==> inputs of yarrow <==
// div
module div (
    input wire clk,
    input wire rst_n,
    input wire [32-1:0] dividend_i,     
    input wire [32-1:0] divisor_i,      
    input wire                       start_i,        
    input wire                       ctrl_ready_i,   
    input wire [                3:0] op_i,           
    output reg [32-1:0] result_o,   
    output reg busy_o,   
    output reg valid_o   
);
    typedef enum logic [3:0] {
        STATE_IDLE  = 4'b0001,
        STATE_START = 4'b0010,
        STATE_CALC  = 4'b0100,
        STATE_END   = 4'b1000
    } state_t;
    state_t state;
    reg [32-1:0] dividend_r;
    reg [32-1:0] divisor_r;
    reg [3:0] op_r;
    reg [31:0] count;
    reg [32-1:0] div_result;
    reg [32-1:0] div_remain;
    reg [32-1:0] minuend;
    reg invert_result;
    wire op_div = op_r[0];
    wire op_divu = op_r[1];
    wire op_rem = op_r[2];
    wire op_remu = op_r[3];
  ...
clock: 8.71 ns
lec_check: 0
cap_margin: 20
cell_pad_in_sites_detail_placement: 0
cell_pad_in_sites_global_placement: 0
core_aspect_ratio: 1.15
core_margin: 2
core_utilization: 44
cts_cluster_size: 51
gpl_timing_driven: 1
max_routing_layer: met4
min_routing_layer: met2
place_density: 0.5
setup_slack_margin: 0.89
slew_margin: 30
run.sh (not shown) runs the stock make flow with config.mk's settings and CLKGATE_MAP_FILE=.
==> garnet (differences from yarrow) <==
CELL_PAD_IN_SITES_DETAIL_PLACEMENT = unset   (was 0)
CELL_PAD_IN_SITES_GLOBAL_PLACEMENT = unset   (was 0)
CORE_ASPECT_RATIO = unset   (was 1.15)
CTS_CLUSTER_SIZE = unset   (was 51)
GPL_TIMING_DRIVEN = unset   (was 1)
MAX_ROUTING_LAYER = unset   (was met4)
MIN_ROUTING_LAYER = unset   (was met2)
PLACE_DENSITY = 0.65   (was 0.5)
SETUP_SLACK_MARGIN = unset   (was 0.89)
SLEW_MARGIN = 20   (was 30)
==> flow/constraint.sdc (replaced) <==
create_clock -name core_clock -period 4.71 [get_ports {clk}]
set_input_delay 0.9420 -clock core_clock [delete_from_list [all_inputs] [get_ports {clk}]]
set_output_delay 0.9420 -clock core_clock [all_outputs]
set_load 0.01 [all_outputs]
==> results <==
Between garnet and yarrow, the lower clock power is in yarrow (gap about 90%, measured against yarrow). Against yarrow, the first-iteration DRC count of garnet is smaller by about 70%. Against garnet, the cell count of yarrow is lower by about 7%. Between yarrow and garnet, the lower design area is in yarrow (gap 15%, measured against garnet). Flip-flop count is the same in yarrow and garnet. Clock skew: yarrow is higher than garnet (23 ps). garnet finished but failed the layout checks on setup timing. yarrow completed without violations. Between yarrow and garnet, the lower hold slack is in garnet (gap 1.1 ps). Area after synthesis is the same in garnet and yarrow. Utilization: garnet is higher than yarrow (8.9 points).


==> v17 <==
div again, from the RTL that the note above started with.
export LEC_CHECK = 0
export CAP_MARGIN = 20
export CELL_PAD_IN_SITES_GLOBAL_PLACEMENT = 1
export CORE_MARGIN = 2
export CORE_UTILIZATION = 20
export CTS_CLUSTER_DIAMETER = 287
export GPL_ROUTABILITY_DRIVEN = 0
export MAX_ROUTING_LAYER = met4
export PLACE_DENSITY_LB_ADDON = 0.28
export SETUP_SLACK_MARGIN = 0.7
export SLEW_MARGIN = 20
export TNS_END_PERCENT = 75
create_clock -name core_clock -period 4.08 [get_ports {clk}]
==> v15: changes against v17 <==
ABC_AREA = 1   (was unset)
CELL_PAD_IN_SITES_DETAIL_PLACEMENT = 1   (was unset)
CORE_MARGIN = 7   (was 2)
CORE_UTILIZATION = 40   (was 20)
CTS_CLUSTER_DIAMETER = 152   (was 287)
CTS_CLUSTER_SIZE = 11   (was unset)
GPL_ROUTABILITY_DRIVEN = unset   (was 0)
MAX_ROUTING_LAYER = met5   (was met4)
PLACE_DENSITY_LB_ADDON = unset   (was 0.28)
SETUP_SLACK_MARGIN = 0.8   (was 0.7)
SLEW_MARGIN = 30   (was 20)
==> flow/constraint.sdc (replaced) <==
create_clock -name core_clock -period 8.0 [get_ports {clk}]
set_input_delay 1.6000 -clock core_clock [delete_from_list [all_inputs] [get_ports {clk}]]
set_output_delay 1.6000 -clock core_clock [all_outputs]
set_load 0.01 [all_outputs]
==> v31: changes against v17 <==
CELL_PAD_IN_SITES_DETAIL_PLACEMENT = 0   (was unset)
CELL_PAD_IN_SITES_GLOBAL_PLACEMENT = 0   (was 1)
CORE_ASPECT_RATIO = 0.98   (was unset)
CORE_UTILIZATION = 72   (was 20)
CTS_CLUSTER_DIAMETER = unset   (was 287)
CTS_CLUSTER_SIZE = 85   (was unset)
GPL_ROUTABILITY_DRIVEN = unset   (was 0)
GPL_TIMING_DRIVEN = 1   (was unset)
MAX_ROUTING_LAYER = unset   (was met4)
PLACE_DENSITY_LB_ADDON = 0.07   (was 0.28)
SETUP_SLACK_MARGIN = -0.46   (was 0.7)
SLEW_MARGIN = 30   (was 20)
TNS_END_PERCENT = unset   (was 75)
==> flow/constraint.sdc (replaced) <==
create_clock -name core_clock -period 5.07 [get_ports {clk}]
set_input_delay 1.0140 -clock core_clock [delete_from_list [all_inputs] [get_ports {clk}]]
set_output_delay 1.0140 -clock core_clock [all_outputs]
set_load 0.01 [all_outputs]
==> v34: changes against v17 <==
CELL_PAD_IN_SITES_DETAIL_PLACEMENT = 0   (was unset)
CELL_PAD_IN_SITES_GLOBAL_PLACEMENT = 0   (was 1)
CORE_ASPECT_RATIO = 1.81   (was unset)
CORE_UTILIZATION = 72   (was 20)
CTS_CLUSTER_DIAMETER = unset   (was 287)
CTS_CLUSTER_SIZE = 85   (was unset)
GPL_ROUTABILITY_DRIVEN = unset   (was 0)
GPL_TIMING_DRIVEN = 1   (was unset)
MAX_ROUTING_LAYER = unset   (was met4)
PLACE_DENSITY_LB_ADDON = 0.07   (was 0.28)
SETUP_SLACK_MARGIN = 2.37   (was 0.7)
SLEW_MARGIN = 30   (was 20)
TNS_END_PERCENT = unset   (was 75)
==> flow/constraint.sdc (replaced) <==
create_clock -name core_clock -period 8.71 [get_ports {clk}]
set_input_delay 1.7420 -clock core_clock [delete_from_list [all_inputs] [get_ports {clk}]]
set_output_delay 1.7420 -clock core_clock [all_outputs]
set_load 0.01 [all_outputs]
==> reports/qor.yml <==
grt:
  grt_first_pass_wirelength_um: 125000
  track_usage_pct: 29.1
layout:
  inv_count: 356
  layout.nets: 3423
outcome:
  status: "timing/DRC/antenna clean"
yosys:
  xor_area_share_pct: 3.14
  topCombFamilyByArea: "simple AND/OR/NAND/NOR gates"
routing:
  routed_wl_um: 80900
power_and_ir_drop:
  power_w: 0.00476
the above is filed under v15

==> reports/qor.yml <==
final_timing:
  setup_viol: 228
  setup_slack_ps: -901
layout:
  layout.nets: 2451
  inv_count: 61
outcome:
  status: "finished with violations"
  failed_checks: "setup timing"
grt:
  track_usage_pct: 17.7
  grt_first_pass_wirelength_um: 106000
yosys:
  xor_area_share_pct: 6.95
  topCombFamilyByArea: "AND-OR/OR-AND gates"
clocking:
  clockBufferDepth: 3
power_and_ir_drop:
  power_w: 0.00799
routing:
  routed_wl_um: 71400
the above is filed under v17

==> reports/qor.yml <==
yosys:
  xor_area_share_pct: 6.95
  topCombFamilyByArea: "AND-OR/OR-AND gates"
outcome:
  status: "finished with violations"
  failed_checks: "setup timing"
routing:
  routed_wl_um: 58900
layout:
  inv_count: 61
  layout.nets: 2282
power_and_ir_drop:
  power_w: 0.00572
grt:
  track_usage_pct: 46.2
  grt_first_pass_wirelength_um: 86000
final_timing:
  setup_viol: 226
  setup_slack_ps: -474
the above is filed under v31

==> reports/qor.yml <==
layout:
  layout.nets: 2159
  inv_count: 61
power_and_ir_drop:
  power_w: 0.00307
outcome:
  status: "timing/DRC/antenna clean"
grt:
  grt_first_pass_wirelength_um: 86600
  track_usage_pct: 48.2
yosys:
  xor_area_share_pct: 6.95
  topCombFamilyByArea: "AND-OR/OR-AND gates"
place:
  place.gp.congestion: 1.05
clocking:
  clockBufferDepth: 3
worst_setup_path:
  cp_max_fo: 53
routing:
  routed_wl_um: 58500
final_timing:
  maxSlewHeadroom_pct: 29.1
the above is filed under v34



==> inputs of willow <==
==> flow/design.v <==
module div (
    input wire clk,
    input wire rst_n,
    input wire [32-1:0] dividend_i,     
    input wire [32-1:0] divisor_i,      
    input wire                       start_i,        
    input wire                       ctrl_ready_i,   
    input wire [                3:0] op_i,           
    output reg [32-1:0] result_o,   
    output reg busy_o,   
    output reg valid_o   
);
    typedef enum logic [3:0] {
        STATE_IDLE  = 4'b0001,
        STATE_START = 4'b0010,
        STATE_CALC  = 4'b0100,
        STATE_END   = 4'b1000
    } state_t;
    state_t state;
    reg [32-1:0] dividend_r;
    reg [32-1:0] divisor_r;
    reg [3:0] op_r;
    reg [31:0] count;
    reg [32-1:0] div_result;
    reg [32-1:0] div_remain;
    reg [32-1:0] minuend;
    reg invert_result;
    wire op_div = op_r[0];
    wire op_divu = op_r[1];
    wire op_rem = op_r[2];
    wire op_remu = op_r[3];
    wire [31:0] dividend_invert = (-dividend_r);
    wire [31:0] divisor_invert = (-divisor_r);
    wire minuend_ge_divisor = minuend >= divisor_r;
    wire [31:0] minuend_sub_res = minuend - divisor_r;
    wire [31:0] div_result_tmp = minuend_ge_divisor ? ({div_result[30:0], 1'b1}) : ({div_result[30:0], 1'b0});
    wire [31:0] minuend_tmp = minuend_ge_divisor ? minuend_sub_res[30:0] : minuend[30:0];
    wire [31:0] dividend_abs = dividend_r[31] ? -dividend_r : dividend_r;
    wire [31:0] divisor_abs = divisor_r[31] ? -divisor_r : divisor_r;
    always @(posedge clk) begin
        if (!rst_n) begin
            state         <= STATE_IDLE;
            result_o      <= 32'h0;
            div_result    <= 32'h0;
            div_remain    <= 32'h0;
            op_r          <= 4'h0;
            dividend_r    <= 32'h0;
            divisor_r     <= 32'h0;
            minuend       <= 32'h0;
            invert_result <= 1'b0;
            busy_o        <= 1'b0;
            valid_o       <= 1'b0;
            count         <= 32'h0;
        end else begin
            case (state)
                STATE_IDLE: begin
                    if (ctrl_ready_i) begin
                        valid_o <= 1'b0;
                        if (start_i == 1'b1) begin
                            op_r       <= op_i;
                            dividend_r <= dividend_i;
                            divisor_r  <= divisor_i;
                            state      <= STATE_START;
                            busy_o     <= 1'b1;
                        end else begin
                            op_r       <= 3'h0;
                            dividend_r <= 32'h0;
                            divisor_r  <= 32'h0;
                            result_o   <= 32'h0;
                            busy_o     <= 1'b0;
                        end
                    end
                end
                STATE_START: begin
                    valid_o <= 1'b0;
                    if (divisor_r == 32'h0) begin
                        if (op_div | op_divu) begin
                            result_o <= 32'hffffffff;
                        end else begin
                            result_o <= dividend_r;
                        end
                        state   <= STATE_IDLE;
                        busy_o  <= 1'b0;
                        valid_o <= 1'b1;
                    end else if (
                        (op_div | op_rem) ? (dividend_abs < divisor_abs) : (dividend_r < divisor_r)
                    ) begin
                        if (op_div) begin
                            result_o <= 32'b0;
                        end else if (op_rem) begin
                            result_o <= dividend_r;
                        end else if (op_divu) begin
                            result_o <= 32'b0;
                        end else if (op_remu) begin
                            result_o <= dividend_r;
                        end
                        state   <= STATE_IDLE;
                        busy_o  <= 1'b0;
                        valid_o <= 1'b1;
                    end else begin
                        busy_o     <= 1'b1;
                        count      <= 32'h40000000;
                        state      <= STATE_CALC;
                        div_result <= 32'h0;
                        div_remain <= 32'h0;
                        if (op_div | op_rem) begin
                            if (dividend_r[31] == 1'b1) begin
                                dividend_r <= dividend_invert;
                                minuend    <= dividend_invert[31];
                            end else begin
                                minuend <= dividend_r[31];
                            end
                            if (divisor_r[31] == 1'b1) begin
                                divisor_r <= divisor_invert;
                            end
                        end else begin
                            minuend <= dividend_r[31];
                        end
                        if ((op_div && (dividend_r[31] ^ divisor_r[31] == 1'b1))
                            || (op_rem && (dividend_r[31] == 1'b1))) begin
                            invert_result <= 1'b1;
                        end else begin
                            invert_result <= 1'b0;
                        end
                    end
                end
                STATE_CALC: begin
                    busy_o     <= 1'b1;
                    dividend_r <= {dividend_r[30:0], 1'b0};
                    div_result <= div_result_tmp;
                    count      <= {1'b0, count[31:1]};
                    if (|count) begin
                        minuend <= {minuend_tmp[30:0], dividend_r[30]};
                    end else begin
                        state <= STATE_END;
                        if (minuend_ge_divisor) begin
                            div_remain <= minuend_sub_res;
                        end else begin
                            div_remain <= minuend;
                        end
                    end
                end
                STATE_END: begin
                    state   <= STATE_IDLE;
                    busy_o  <= 1'b0;
                    valid_o <= 1'b1;
                    if (op_div | op_divu) begin
                        if (invert_result) begin
                            result_o <= (-div_result);
                        end else begin
                            result_o <= div_result;
                        end
                    end else begin
                        if (invert_result) begin
                            result_o <= (-div_remain);
                        end else begin
                            result_o <= div_remain;
                        end
                    end
                end
            endcase
        end
    end
endmodule
==> flow/run.sh <==
#!/bin/bash
# the make line also repeats each setting of config.mk as NAME=value (left out here)
make -C /OpenROAD-flow-scripts/flow DESIGN_CONFIG=/design/flow/config.mk WORK_HOME=/design/flow/orfs CLKGATE_MAP_FILE= finish
==> flow/config.mk <==
export PLATFORM = sky130hd
export DESIGN_NAME = div
export DESIGN_NICKNAME = div
export VERILOG_FILES = /design/flow/design.v
export SDC_FILE = /design/flow/constraint.sdc
export NUM_CORES = 4
export LEC_CHECK = 0
export CAP_MARGIN = 20
export CORE_MARGIN = 2
export CORE_UTILIZATION = 40
export PLACE_DENSITY = 0.65
export SLEW_MARGIN = 20
==> flow/constraint.sdc <==
create_clock -name core_clock -period 6.68 [get_ports {clk}]
set_input_delay 1.3360 -clock core_clock [delete_from_list [all_inputs] [get_ports {clk}]]
set_output_delay 1.3360 -clock core_clock [all_outputs]
set_load 0.01 [all_outputs]
==> xenon: changes against willow <==
--- a/flow/config.mk
+++ b/flow/config.mk
@@ -9,4 +9,4 @@
 export CORE_MARGIN = 2
-export CORE_UTILIZATION = 40
-export PLACE_DENSITY = 0.65
+export CORE_UTILIZATION = 66
+export CTS_CLUSTER_DIAMETER = 28
 export SLEW_MARGIN = 20
==> flow/constraint.sdc (replaced) <==
create_clock -name core_clock -period 5.43 [get_ports {clk}]
set_input_delay 1.0860 -clock core_clock [delete_from_list [all_inputs] [get_ports {clk}]]
set_output_delay 1.0860 -clock core_clock [all_outputs]
set_load 0.01 [all_outputs]
==> flow_summary.ini <==
; synthesis and place-and-route metrics
[status]
outcome = complete, but fails checks
so.violations = negative setup slack

[detailed_routing]
dr_total_vias = 18400

[sta]
setup_viol = 2
fin_ws_ns = -0.0354

[cts]
clk_pin_slew_ns = 0.06
That was xenon.
==> flow_summary.ini <==
; synthesis and place-and-route metrics
[status]
outcome = finished clean

[cts]
clk_pin_slew_ns = 0.07

[sta]
fin_ws_ns = 0.497
setup_viol = 0

[floorplan]
initCoreUtil_pct = 40.7

[flow_run]
warnings = 26

[detailed_routing]
dr_total_vias = 15900
That was willow.


==> raven: inputs <==
RTL: the design.v shown in full above, as it stands there.
clock: 8.0 ns
lec_check: 0
abc_area: 1
cap_margin: 15
cell_pad_in_sites_detail_placement: 1
core_aspect_ratio: 1.86
core_margin: 3
core_utilization: 40
cts_cluster_diameter: 192
gpl_routability_driven: 1
max_routing_layer: met4
min_routing_layer: met2
setup_slack_margin: -0.61
slew_margin: 20
==> juniper (differences from raven) <==
- ABC_AREA: 1 -> not set
- CAP_MARGIN: 15 -> 20
- CELL_PAD_IN_SITES_DETAIL_PLACEMENT: 1 -> not set
- CORE_ASPECT_RATIO: 1.86 -> not set
- CORE_MARGIN: 3 -> 2
- CORE_UTILIZATION: 40 -> 18
- CTS_CLUSTER_DIAMETER: 192 -> not set
- GPL_ROUTABILITY_DRIVEN: 1 -> not set
- MAX_ROUTING_LAYER: met4 -> not set
- MIN_ROUTING_LAYER: met2 -> not set
- PLACE_DENSITY: not set -> 0.65
- SETUP_SLACK_MARGIN: -0.61 -> not set
==> flow/constraint.sdc (replaced) <==
create_clock -name core_clock -period 11.5 [get_ports {clk}]
set_input_delay 2.3000 -clock core_clock [delete_from_list [all_inputs] [get_ports {clk}]]
set_output_delay 2.3000 -clock core_clock [all_outputs]
set_load 0.01 [all_outputs]
==> impl_metrics.tcl <==
# collected from the flow reports
set metrics [dict create \
    comb_cells 2509 \
    status "timing/DRC/antenna clean" \
    grt_use_met1_pct 0 \
    grt_first_pass_wirelength_mm 131 \
]
(the above is from raven)
==> impl_metrics.tcl <==
# collected from the flow reports
set metrics [dict create \
    grt_use_met1_pct 19.4 \
    met2_usage_pct 17.9 \
    grt_first_pass_wirelength_mm 89.1 \
    status "timing/DRC/antenna clean" \
    comb_cells 1535 \
]
(the above is from juniper)
Power figures rest on the tool's default switching activity, not on a simulated workload.
